==> build 56 <==
==> flow/design.v <==
module mult32x32_fast_arith (
    input logic clk,              
    input logic reset,            
    input logic [31:0] a,         
    input logic [31:0] b,         
    input logic [1:0] a_sel,      
    input logic b_sel,            
    input logic [2:0] shift_sel,  
    input logic upd_prod,         
    input logic clr_prod,         
    output logic a_msb_is_0,      
    output logic b_msw_is_0,      
    output logic [63:0] product   
);
    logic [7:0] a_out;
    logic [15:0] b_out;
    logic [24:0] multi_out;
    logic [63:0] shift_out;
    logic [63:0] adder_out;
    logic [63:0] ff_out;
    assign a_msb_is_0 = ~|a[31:24];  
    assign b_msw_is_0 = ~|b[31:16];  
    always_comb begin
        case (a_sel)
            2'd0: a_out = a[7:0];
            2'd1: a_out = a[15:8];
            2'd2: a_out = a[23:16];
            2'd3: a_out = a[31:24];
            default: a_out = 8'd0;
        endcase
    end
    always_comb begin
        case (b_sel)
            1'b0: b_out = b[15:0];
            1'b1: b_out = b[31:16];
            default: b_out = 16'd0;
        endcase
    end
    always_comb begin
        multi_out = b_out * a_out;
    end
    always_comb begin
        case (shift_sel)
            3'd0: shift_out = multi_out << 0;
            3'd1: shift_out = multi_out << 8;
            3'd2: shift_out = multi_out << 16;
            3'd3: shift_out = multi_out << 24;
            3'd4: shift_out = multi_out << 32;
            3'd5: shift_out = multi_out << 40;
            default: shift_out = 64'd0;
        endcase
    end
    always_comb begin
        adder_out = shift_out + ff_out;
    end
    always_ff @(posedge clk or posedge reset) begin
        if (reset) begin
            ff_out <= '0;
        end else begin
            if (clr_prod) begin
                ff_out <= '0;
            end else if (upd_prod) begin
                ff_out <= adder_out;
            end 
        end 
    end
   assign product = ff_out;
endmodule
module mult32x32_fast_fsm (
    input logic clk,               
    input logic reset,             
    input logic start,             
    input logic a_msb_is_0,        
    input logic b_msw_is_0,        
    output logic busy,             
    output logic [1:0] a_sel,      
    output logic b_sel,            
    output logic [2:0] shift_sel,  
    output logic upd_prod,         
    output logic clr_prod          
);
    typedef enum {
        idle_st,
        a0_b0_st,
        a1_b0_st,
        a2_b0_st,
        a3_b0_st,
        a0_b1_st,
        a1_b1_st,
        a2_b1_st,
        a3_b1_st
      } sm_type;
    sm_type current_state;
    sm_type next_state;
    always_ff @(posedge clk, posedge reset) begin
        if (reset == 1'b1) begin
            current_state <= idle_st;
        end
        else begin
            current_state <= next_state;
        end
    end
    always_comb begin
        next_state = current_state;
        busy = 1'b1;
        a_sel = 2'b00;
        b_sel = 1'b0;
        shift_sel = 3'b000;  
        upd_prod = 1'b1;
        clr_prod = 1'b0;
        case (current_state)
            idle_st: begin
                busy = 1'b0;
                if (start == 1'b1) begin
                    next_state = a0_b0_st;
                    upd_prod = 1'b0;
                    clr_prod = 1'b1;
                end
                else begin
                    upd_prod = 1'b0;
                    clr_prod = 1'b0;
                end
            end
            a0_b0_st: begin
                next_state = a1_b0_st;
                shift_sel = 3'b000;  
            end
            a1_b0_st: begin
                next_state = a2_b0_st;
                a_sel = 2'b01;
                shift_sel = 3'b001;  
            end
            a2_b0_st: begin
                a_sel = 2'b10;
                shift_sel = 3'b010;  
                if (a_msb_is_0 == 1'b1) begin
                    if (b_msw_is_0 == 1'b1) begin
                        next_state = idle_st;
                    end
                    else begin
                        next_state = a0_b1_st;
                    end
                end
                else begin
                    next_state = a3_b0_st;
                end
            end
            a3_b0_st: begin
                a_sel = 2'b11;
                shift_sel = 3'b011;  
                if (b_msw_is_0 == 1'b1) begin
                    next_state = idle_st;
                end
                else begin
                    next_state = a0_b1_st;
                end
            end
            a0_b1_st: begin
                next_state = a1_b1_st;
                a_sel = 2'b00;
                b_sel = 1'b1;
                shift_sel = 3'b010;  
            end
            a1_b1_st: begin
                next_state = a2_b1_st;
                a_sel = 2'b01;
                b_sel = 1'b1;
                shift_sel = 3'b011;  
            end
            a2_b1_st: begin
                a_sel = 2'b10;
                b_sel = 1'b1;
                shift_sel = 3'b100;  
                if (a_msb_is_0 == 1'b1) begin
                    next_state = idle_st;
                end
                else begin
                    next_state = a3_b1_st;
                end
            end
            a3_b1_st: begin
                a_sel = 2'b11;
                b_sel = 1'b1;
                shift_sel = 3'b101;  
                busy = 1'b1;
                if (start == 0) begin
                    next_state = idle_st;
                end
                else begin
                    next_state = a0_b0_st;
                    upd_prod = 1'b0;
                    clr_prod = 1'b1;
                end
            end
        endcase
    end
endmodule
module mult32x32_fast (
    input logic clk,             
    input logic reset,           
    input logic start,           
    input logic [31:0] a,        
    input logic [31:0] b,        
    output logic busy,           
    output logic [63:0] product  
);
    logic [1:0] a_sel;
    logic b_sel;
    logic [2:0] shift_sel;
    logic upd_prod;
    logic clr_prod;
    logic a_msb_is_0;
    logic b_msw_is_0;
    mult32x32_fast_fsm f_fsm_m(
        .clk(clk),
        .reset(reset),
        .start(start),
        .busy(busy),
        .a_sel(a_sel),
        .b_sel(b_sel),
        .shift_sel(shift_sel),
        .upd_prod(upd_prod),
        .clr_prod(clr_prod),
        .a_msb_is_0(a_msb_is_0),
        .b_msw_is_0(b_msw_is_0)
    );
    mult32x32_fast_arith f_arith_m(
        .clk(clk),
        .reset(reset),
        .a(a),
        .b(b),
        .a_sel(a_sel),
        .b_sel(b_sel),
        .shift_sel(shift_sel),
        .upd_prod(upd_prod),
        .clr_prod(clr_prod),
        .a_msb_is_0(a_msb_is_0),
        .b_msw_is_0(b_msw_is_0),
        .product(product)
    );
endmodule
==> flow/run.sh <==
#!/bin/bash
# the make line also repeats each setting of config.mk as NAME=value (left out here)
make -C /OpenROAD-flow-scripts/flow DESIGN_CONFIG=/design/flow/config.mk WORK_HOME=/design/flow/orfs CLKGATE_MAP_FILE= finish
==> flow/config.mk <==
export PLATFORM = sky130hd
export DESIGN_NAME = mult32x32_fast
export DESIGN_NICKNAME = mult32x32_fast
export VERILOG_FILES = /design/flow/design.v
export SDC_FILE = /design/flow/constraint.sdc
export NUM_CORES = 4
export LEC_CHECK = 0
export CAP_MARGIN = 20
export CORE_MARGIN = 2
export CORE_UTILIZATION = 72
export CTS_CLUSTER_SIZE = 39
export HOLD_SLACK_MARGIN = -0.08
export PLACE_DENSITY_LB_ADDON = 0.29
export SETUP_SLACK_MARGIN = -0.8
export SLEW_MARGIN = 20
==> flow/constraint.sdc <==
create_clock -name core_clock -period 9.44 [get_ports {clk}]
set_input_delay 1.8880 -clock core_clock [delete_from_list [all_inputs] [get_ports {clk}]]
set_output_delay 1.8880 -clock core_clock [all_outputs]
set_load 0.01 [all_outputs]
==> build 76 (differences from build 56) <==
Settings changed: CORE_UTILIZATION 72 to 58, CTS_CLUSTER_SIZE 39 to default, HOLD_SLACK_MARGIN -0.08 to default, PLACE_DENSITY_LB_ADDON 0.29 to default, SETUP_SLACK_MARGIN -0.8 to -0.49.
==> flow/constraint.sdc (replaced) <==
create_clock -name core_clock -period 8.6 [get_ports {clk}]
set_input_delay 1.7200 -clock core_clock [delete_from_list [all_inputs] [get_ports {clk}]]
set_output_delay 1.7200 -clock core_clock [all_outputs]
set_load 0.01 [all_outputs]
==> build 48 (differences from build 56) <==
Settings changed: CORE_UTILIZATION 72 to 68, HOLD_SLACK_MARGIN -0.08 to default, PLACE_DENSITY_LB_ADDON 0.29 to default.
==> trial 14 (differences from build 56) <==
Settings changed: ABC_AREA from default to 1, CTS_CLUSTER_DIAMETER from default to 371, CTS_CLUSTER_SIZE 39 to 98, HOLD_SLACK_MARGIN -0.08 to default, PLACE_DENSITY from default to 0.39, PLACE_DENSITY_LB_ADDON 0.29 to default, SETUP_SLACK_MARGIN -0.8 to 0.78.
==> flow/constraint.sdc (replaced) <==
create_clock -name core_clock -period 8.22 [get_ports {clk}]
set_input_delay 1.6440 -clock core_clock [delete_from_list [all_inputs] [get_ports {clk}]]
set_output_delay 1.6440 -clock core_clock [all_outputs]
set_load 0.01 [all_outputs]
==> results <==
metric                                                                               build 48                        trial 14                  build 56                            build 76
Outcome                                                                       failed layout checks     stopped before the end    stopped before the end                     failed layout checks
Failing step                                                                                -  clock tree synthesis (4_1_cts)  global routing (5_1_grt)                                   -
Reasons for failing layout checks                                                setup timing                               -                         -                        setup timing
Layout fillers                                                                            707                               -                         -                                 970
Routed length on met2                                                                18980 um                               -                         -                            22340 um
Worst Setup Path Type                                                 input port to flip-flop                               -                         -             input port to flip-flop
Post-route setup slack                                                             -0.5205 ns                               -                         -                          -0.7524 ns
HPWL after DPL                                                                       30860 um                        42010 um                  38050 um                            31620 um
Latest clock arrival within the worst-skew pair                                       0.36 ns                               -                         -                             0.36 ns
Portion of the layout cell area used by non-clock buffers                              22.30%                               -                         -                              25.77%
Clock root buffer                                                                   clkbuf_16                               -                 clkbuf_16                           clkbuf_16
Max-area cell share                                                                    15.78%                          16.78%                    15.78%                              15.78%
Final setup fails                                                                          35                               -                         -                                  44
Buffer depth of the longest clock path                                                      2                               -                         2                                   2
Levels on crit path                                                                        34                               -                         -                                  35
Tally of OpenROAD warnings                                                                 28                               -                         -                                  29
Startpoint of the most critical register-to-register path  f_fsm_m.current_state[4]$_DFF_PP0_                               -                         -  f_fsm_m.current_state[3]$_DFF_PP0_
Final Max Slew Viols                                                                        0                               -                         -                                   0
Number of cells on the worst hold path                                                      0                               -                         -                                   0
Post-CTS Repair Setup Buffers                                                               0                               -                         1                                  31
H-tree level count                                                                          3                               -                         3                                   3
Post-route cell area                                                               15170 um^2                               -                         -                          17320 um^2
Worst-case clock skew                                                              0.01312 ns                               -                         -                         0.009287 ns
Core Area                                                                          16520 um^2                      17840 um^2                15710 um^2                          19400 um^2


==> inputs of 10-26 <==
RTL: the design.v shown in full above, as it stands there.
clock: 9.5 ns
lec_check: 0
abc_area: 1
cap_margin: 0
core_aspect_ratio: 0.5
core_margin: 9
core_utilization: 40
cts_cluster_diameter: 96
cts_cluster_size: 45
place_density_lb_addon: 0.04
setup_slack_margin: -0.5
slew_margin: 20
tns_end_percent: 10
run.sh (not shown) runs the stock make flow with config.mk's settings and CLKGATE_MAP_FILE=.
==> 03-20 (differences from 10-26) <==
ABC_AREA = not set   (was 1)
CAP_MARGIN = 20   (was 0)
CORE_ASPECT_RATIO = not set   (was 0.5)
CORE_MARGIN = 2   (was 9)
CORE_UTILIZATION = 65   (was 40)
CTS_CLUSTER_DIAMETER = not set   (was 96)
CTS_CLUSTER_SIZE = not set   (was 45)
PLACE_DENSITY_LB_ADDON = not set   (was 0.04)
SETUP_SLACK_MARGIN = -0.82   (was -0.5)
TNS_END_PERCENT = 5   (was 10)
==> flow/constraint.sdc (replaced) <==
create_clock -name core_clock -period 9.39 [get_ports {clk}]
set_input_delay 1.8780 -clock core_clock [delete_from_list [all_inputs] [get_ports {clk}]]
set_output_delay 1.8780 -clock core_clock [all_outputs]
set_load 0.01 [all_outputs]
==> CHANGELOG.md <==
### Physical design

- Final worst setup slack: -807.1 ps
- Reasons for failing layout checks: negative setup slack
- Result of the run: finished with violations
- Final setup violation count: 41
- Buffer and inverter count on the worst path: 7
- Die height: between 100 and 150 um
[end of results for 03-20]
==> CHANGELOG.md <==
### Physical design

- Result of the run: finished clean
- Die height: between 100 and 150 um
- Final setup violation count: 0
- Actual slew at the worst max-slew pin: 891.4 ps
- Final worst setup slack: 381.0 ps
- Buffer and inverter count on the worst path: 8
- Die span in x: 272.7 um
- Final Net Count: 2484
- Fraction of synthesized cell area taken by the top area cell type: 0.1678
[end of results for 10-26]
